// Top_FFT
module Top_FFT #(
    parameter   INTEGER_SIZE = 4,
                FRACT_SIZE = 14,
                NFFT = 64
) (
    input       wire                                             clk, rst,
    input       wire                                             start_FFT,
    input       wire    signed  [INTEGER_SIZE+FRACT_SIZE-1:0]    serial_in_r, serial_in_i,
    output      wire    signed  [INTEGER_SIZE+FRACT_SIZE-1:0]    serial_out_r, serial_out_i,
    output      wire                                             end_FFT, data_valid_FFT
);
localparam DATA_WIDTH = INTEGER_SIZE+FRACT_SIZE ;
wire    [$clog2(NFFT)-1:0]        start_stages;
wire    [DATA_WIDTH-1:0]        stage2_in_r, stage2_in_i;
wire    [DATA_WIDTH-1:0]        stage3_in_r, stage3_in_i;
wire    [DATA_WIDTH-1:0]        stage4_in_r, stage4_in_i;
wire    [DATA_WIDTH-1:0]        stage5_in_r, stage5_in_i;
wire    [DATA_WIDTH-1:0]        stage6_in_r, stage6_in_i;
wire    [DATA_WIDTH-1:0]        stage7_in_r, stage7_in_i;
FFT_1st_stage #(.INTEGER_SIZE(INTEGER_SIZE), .FRACT_SIZE(FRACT_SIZE), .STAGE_NO(1), .NFFT(NFFT)) ST1 (
    .clk(clk),
    .rst(rst),
    .start_conv(start_stages[0]),
    .serial_in_r(serial_in_r),
    .serial_in_i(serial_in_i),
    .serial_out_r(stage2_in_r),
    .serial_out_i(stage2_in_i)
);
FFT_2nd_stage #(.INTEGER_SIZE(INTEGER_SIZE), .FRACT_SIZE(FRACT_SIZE), .STAGE_NO(2), .NFFT(NFFT)) ST2 (
    .clk(clk),
    .rst(rst),
    .start_conv(start_stages[1]),
    .serial_in_r(stage2_in_r),
    .serial_in_i(stage2_in_i),
    .serial_out_r(stage3_in_r),
    .serial_out_i(stage3_in_i)
);
FFT_3rd_stage #(.INTEGER_SIZE(INTEGER_SIZE), .FRACT_SIZE(FRACT_SIZE), .STAGE_NO(3), .NFFT(NFFT)) ST3 (
    .clk(clk),
    .rst(rst),
    .start_conv(start_stages[2]),
    .serial_in_r(stage3_in_r),
    .serial_in_i(stage3_in_i),
    .serial_out_r(stage4_in_r),
    .serial_out_i(stage4_in_i)
);
  ...
export LEC_CHECK = 0
export CAP_MARGIN = 15
export CORE_MARGIN = 2
export CORE_UTILIZATION = 36
export CTS_CLUSTER_DIAMETER = 182
export CTS_CLUSTER_SIZE = 15
export GPL_ROUTABILITY_DRIVEN = 0
export GPL_TIMING_DRIVEN = 0
export PLACE_DENSITY_LB_ADDON = 0.05
export SETUP_SLACK_MARGIN = -0.31
export SLEW_MARGIN = 20
export TNS_END_PERCENT = 70
create_clock -name core_clock -period 8.4 [get_ports {clk}]
run.sh (not shown) runs the stock make flow with config.mk's settings and CLKGATE_MAP_FILE=.
The starting point finished but fails on setup timing.
Rerun with:
==> flow/config.mk (replaced) <==
export PLATFORM = sky130hd
export DESIGN_NAME = Top_FFT
export DESIGN_NICKNAME = Top_FFT
export VERILOG_FILES = /design/flow/design.v
export SDC_FILE = /design/flow/constraint.sdc
export NUM_CORES = 4
export LEC_CHECK = 0
export CAP_MARGIN = 5
export CORE_MARGIN = 2
export CORE_UTILIZATION = 61
export CTS_CLUSTER_DIAMETER = 72
export CTS_CLUSTER_SIZE = 33
export GPL_ROUTABILITY_DRIVEN = 1
export PLACE_DENSITY_LB_ADDON = 0.05
export SETUP_SLACK_MARGIN = 0.82
export SLEW_MARGIN = 20
export TNS_END_PERCENT = 75
=> The changed run ran to the end with no violations. Total power goes down by 6.2%. Cell area goes down by 2.8%. Sequential cell count is unchanged. Sequential power is about the same. Clock power goes down by about 20%. Worst setup slack gets better by 590 ps. Fmax goes up by 7.2%. Core utilization goes up by 26 points.
Rerun with:
==> flow/config.mk (replaced) <==
export PLATFORM = sky130hd
export DESIGN_NAME = Top_FFT
export DESIGN_NICKNAME = Top_FFT
export VERILOG_FILES = /design/flow/design.v
export SDC_FILE = /design/flow/constraint.sdc
export NUM_CORES = 4
export LEC_CHECK = 0
export CAP_MARGIN = 20
export CORE_MARGIN = 2
export CORE_UTILIZATION = 61
export PLACE_DENSITY = 0.6
export SLEW_MARGIN = 20
==> flow/constraint.sdc (replaced) <==
create_clock -name core_clock -period 6.92 [get_ports {clk}]
set_input_delay 1.3840 -clock core_clock [delete_from_list [all_inputs] [get_ports {clk}]]
set_output_delay 1.3840 -clock core_clock [all_outputs]
set_load 0.01 [all_outputs]
The new run produced a layout that fails on setup timing.
Final area rose by about 6%.
Die size is unchanged.
Count of clock-buffer cells in the layout rose by 272.
Total power rose by 47%.
Via count rose by 4.8%.
Worst setup slack got worse by 1300 ps.
Rerun with:
--- a/flow/config.mk
+++ b/flow/config.mk
@@ -9,3 +9,3 @@
 export CORE_MARGIN = 2
-export CORE_UTILIZATION = 61
+export CORE_UTILIZATION = 40
 export PLACE_DENSITY = 0.6
==> flow/constraint.sdc (replaced) <==
create_clock -name core_clock -period 12.0 [get_ports {clk}]
set_input_delay 2.4000 -clock core_clock [delete_from_list [all_inputs] [get_ports {clk}]]
set_output_delay 2.4000 -clock core_clock [all_outputs]
set_load 0.01 [all_outputs]
- With this change the flow completed with no timing, DRC or antenna violations
- combinational power falls by 45%
- die area increases by 52%
- setup slack is better by 2600 ps
- routed wire length shrinks by 7.5%
- sequential power went down by 42%
- hold slack hardly moves
- sequential share of layout area is higher by 1.5 points
- global-route usage falls by 12 points
- sequential cell count is unchanged
No activity file was given, so power comes from the tool's default toggle rates.
